==> garnet <==
==> flow/design.v (excerpt) <==
module breakout(
    input  clk,
    input  rst,
    input  rota,
    input  rotb,
    input  de,
    output red,
    output green,
    output blue,
    output hsync,
    output vsync
    );
clock: 7.37 ns
lec_check: 0
abc_area: 1
cap_margin: 0
core_aspect_ratio: 0.68
core_margin: 2
core_utilization: 72
cts_cluster_diameter: 353
cts_cluster_size: 17
gpl_routability_driven: 1
gpl_timing_driven: 1
hold_slack_margin: 0.29
place_density_lb_addon: 0.11
setup_slack_margin: 2.18
slew_margin: 10
run.sh (not shown) runs the stock make flow with config.mk's settings and CLKGATE_MAP_FILE=.
==> violet: changes against garnet <==
==> flow/config.mk (replaced) <==
export PLATFORM = sky130hd
export DESIGN_NAME = breakout
export DESIGN_NICKNAME = breakout
export VERILOG_FILES = /design/flow/design.v
export SDC_FILE = /design/flow/constraint.sdc
export NUM_CORES = 4
export LEC_CHECK = 0
export ABC_AREA = 1
export CAP_MARGIN = 15
export CORE_MARGIN = 2
export CORE_UTILIZATION = 72
export CTS_CLUSTER_DIAMETER = 202
export CTS_CLUSTER_SIZE = 70
export GPL_ROUTABILITY_DRIVEN = 0
export MAX_ROUTING_LAYER = met4
export PLACE_DENSITY_LB_ADDON = 0.01
export SETUP_SLACK_MARGIN = 2.11
export SLEW_MARGIN = 20
==> cedar: changes against garnet <==
==> flow/config.mk (replaced) <==
export PLATFORM = sky130hd
export DESIGN_NAME = breakout
export DESIGN_NICKNAME = breakout
export VERILOG_FILES = /design/flow/design.v
export SDC_FILE = /design/flow/constraint.sdc
export NUM_CORES = 4
export LEC_CHECK = 0
export ABC_AREA = 1
export CAP_MARGIN = 20
export CORE_MARGIN = 2
export CORE_UTILIZATION = 72
export CTS_CLUSTER_DIAMETER = 99
export CTS_CLUSTER_SIZE = 92
export GPL_ROUTABILITY_DRIVEN = 1
export GPL_TIMING_DRIVEN = 1
export PLACE_DENSITY = 0.64
export SETUP_SLACK_MARGIN = 1.96
export SLEW_MARGIN = 25
==> summary.txt <==
Reports from this run.

- The count of placed standard cells including taps reads 2037.
- The run finished with no timing, DRC or antenna violations.
- The final critical path time including I/O delays and setup reads 5.24 ns.
- Entering global routing, the biggest net connects 80 pins.
- The arrival time at the worst endpoint reads 3.77 ns.
- Cell internal power was estimated by the tool at 1.53 mW.
- The overall fraction of global-route tracks in use reads 0.374.
- For this design, the slowest cell found on the critical path is clkdlybuf4s50_1.
- The routed wire length reads 33.9 mm.
- The area overhead of the layout relative to synthesis is 6.70%.
- The sequential group share of total power reads 0.475.
- The number of global-route vias before repair came to 11700.
-- figures above: cedar

==> summary.txt <==
Reports from this run.

- The run finished with no timing, DRC or antenna violations.
- The cell with the largest stage delay on the worst path is dfxtp_1.
- The arrival time at the worst endpoint reads 3.66 ns.
- The number of global-route vias before repair reads ~12000.
- The routed wirelength normalized by instance count reads roughly 17 um.
- The routed wire length reads 35.3 mm.
- The share of total power dissipated in sequential elements is 0.476.
- The area overhead of the layout relative to synthesis is 7.11%.
-- figures above: garnet

==> summary.txt <==
Reports from this run.

- Of the total power, registers draw 0.466.
- The number of global-route vias before repair is 11600.
- The count of placed standard cells including taps is 2036.
- Entering global routing, the biggest net connects around 80 pins.
- The area overhead of the layout relative to synthesis is 7.21%.
- The flow ran to the end and the layout has no timing, DRC or antenna violations.
- The final layout contains routed wiring with a total length of 33.2 mm.
- The cell with the largest stage delay on the worst path is dfxtp_1.
- The overall fraction of global-route tracks in use reads 0.380.
-- figures above: violet



==> inputs of harbor <==
breakout again, from the RTL that the note above started with.
==> flow/config.mk <==
export PLATFORM = sky130hd
export DESIGN_NAME = breakout
export DESIGN_NICKNAME = breakout
export VERILOG_FILES = /design/flow/design.v
export SDC_FILE = /design/flow/constraint.sdc
export NUM_CORES = 4
export LEC_CHECK = 0
export CAP_MARGIN = 20
export CORE_ASPECT_RATIO = 0.5
export CORE_MARGIN = 2
export CORE_UTILIZATION = 56
export CTS_CLUSTER_DIAMETER = 391
export CTS_CLUSTER_SIZE = 48
export PLACE_DENSITY = 0.35
export SETUP_SLACK_MARGIN = 5.0
export SLEW_MARGIN = 35
export TNS_END_PERCENT = 40
==> flow/constraint.sdc <==
create_clock -name core_clock -period 40.0 [get_ports {clk}]
set_input_delay 8.0000 -clock core_clock [delete_from_list [all_inputs] [get_ports {clk}]]
set_output_delay 8.0000 -clock core_clock [all_outputs]
set_load 0.01 [all_outputs]
==> maple: changes against harbor <==
Settings changed: CORE_ASPECT_RATIO 0.5 to default, CORE_UTILIZATION 56 to 40, CTS_CLUSTER_DIAMETER 391 to default, CTS_CLUSTER_SIZE 48 to default, PLACE_DENSITY 0.35 to default, SETUP_SLACK_MARGIN 5.0 to default, SLEW_MARGIN 35 to 20, TNS_END_PERCENT 40 to default.
==> flow/constraint.sdc (replaced) <==
create_clock -name core_clock -period 11.8 [get_ports {clk}]
set_input_delay 2.3600 -clock core_clock [delete_from_list [all_inputs] [get_ports {clk}]]
set_output_delay 2.3600 -clock core_clock [all_outputs]
set_load 0.01 [all_outputs]
==> nickel: changes against harbor <==
Settings changed: ABC_AREA from default to 1, CORE_ASPECT_RATIO 0.5 to default, CORE_UTILIZATION 56 to 72, CTS_CLUSTER_DIAMETER 391 to default, CTS_CLUSTER_SIZE 48 to 10, PLACE_DENSITY 0.35 to default, SETUP_SLACK_MARGIN 5.0 to 1.62, SLEW_MARGIN 35 to 20, TNS_END_PERCENT 40 to default.
==> flow/constraint.sdc (replaced) <==
create_clock -name core_clock -period 5.97 [get_ports {clk}]
set_input_delay 1.1940 -clock core_clock [delete_from_list [all_inputs] [get_ports {clk}]]
set_output_delay 1.1940 -clock core_clock [all_outputs]
set_load 0.01 [all_outputs]
==> indigo: changes against harbor <==
Settings changed: CORE_ASPECT_RATIO 0.5 to default, CORE_UTILIZATION 56 to 40, CTS_CLUSTER_DIAMETER 391 to default, CTS_CLUSTER_SIZE 48 to default, PLACE_DENSITY 0.35 to default, SETUP_SLACK_MARGIN 5.0 to default, SLEW_MARGIN 35 to 20, TNS_END_PERCENT 40 to default.
==> flow/constraint.sdc (replaced) <==
create_clock -name core_clock -period 13.3 [get_ports {clk}]
set_input_delay 2.6600 -clock core_clock [delete_from_list [all_inputs] [get_ports {clk}]]
set_output_delay 2.6600 -clock core_clock [all_outputs]
set_load 0.01 [all_outputs]
==> impl_metrics.yaml <==
# flow metrics
power_and_ir_drop:
  pwr_density_cell_nw_per_um2: 31.7
worst_setup_path:
  worst_ep_required_time_ns: 32.00
yosys:
  ys_cells: 1324
global_routing:
  grt_max_degree: 95
  grt_pass1_vias: 9125
routing:
  met1_length_mm: 14.5
final_timing:
  period_used_pct: 33.1
  worst_slack_ns: 26.77
die:
  die.size.y_um: 103
run_status:
  status: "finished clean"
hold_path:
  hold_start: "game_inst.brick_alive1"
-- figures above: harbor

==> impl_metrics.yaml <==
# flow metrics
run_status:
  status: "finished clean"
hold_path:
  hold_start: "game_inst.brick_alive3"
  min_path_cells: 1
placed_design:
  gp_congestion: 0.865
  place_ws_ns: 4.80
  placed_area_um2: 11500
yosys:
  yosysTopAreaCellShare_pct: 33.7
  ys_cells: 1324
die:
  nWellTaps: 341
  die.size.y_um: 170
finish:
  area_share_clock_buf_inv_pct: 5.30
routing:
  met1_length_mm: 14.2
  firstDrtPassIters: 9
global_routing:
  grt_pass1_vias: 9034
final_timing:
  fmax_ghz: 0.134
  period_used_pct: 63.0
power_and_ir_drop:
  pwr_density_cell_nw_per_um2: 110
worst_setup_path:
  worst_ep_required_time_ns: 9.44
  crit_path_end: "blue"
-- figures above: maple

==> impl_metrics.yaml <==
# flow metrics
run_status:
  status: "finished clean"
clock_network:
  cts_buffer_depth: 2
  path_clk_slew_ns: 0.08
worst_setup_path:
  worst_ep_required_time_ns: 4.78
  crit_family: "simple AND/OR/NAND/NOR gates"
  crit_path_end: "green"
die:
  die.size.y_um: 136
final_timing:
  hold_viol_final: 0
  worst_slack_ns: 1.59
  period_used_pct: 73.4
finish:
  area_share_clock_buf_inv_pct: 4.60
power_and_ir_drop:
  vdd_drop_max_mv: 0.214
  seq_cell_power_mw: 1.25
routing:
  drtIter0Drc: 1208
  met1_length_mm: 14.4
global_routing:
  grt_max_degree: 75
  grt_use_met2_pct: 62.3
  grt_pass1_vias: 12000
hold_path:
  hold_start: "game_inst.missTimer[0]"
yosys:
  postSynthSeqShare_pct: 29.8
-- figures above: nickel

==> impl_metrics.yaml <==
# flow metrics
yosys:
  top_cells_by_area: "dfxtp_1, ha_1, nor2_1"
  edf_count: 0
  ys_cells: 1324
final_timing:
  period_used_pct: 58.2
  worst_slack_ns: 5.56
die:
  die.size.y_um: 170
run_status:
  status: "finished clean"
hold_path:
  hold_start: "game_inst.brick_alive3"
routing:
  met1_length_mm: 14.1
global_routing:
  grt_pass1_vias: 9005
  grt_max_degree: 95
worst_setup_path:
  cp_max_fo: 10
-- figures above: indigo

No activity file was given, so power comes from the tool's default toggle rates.
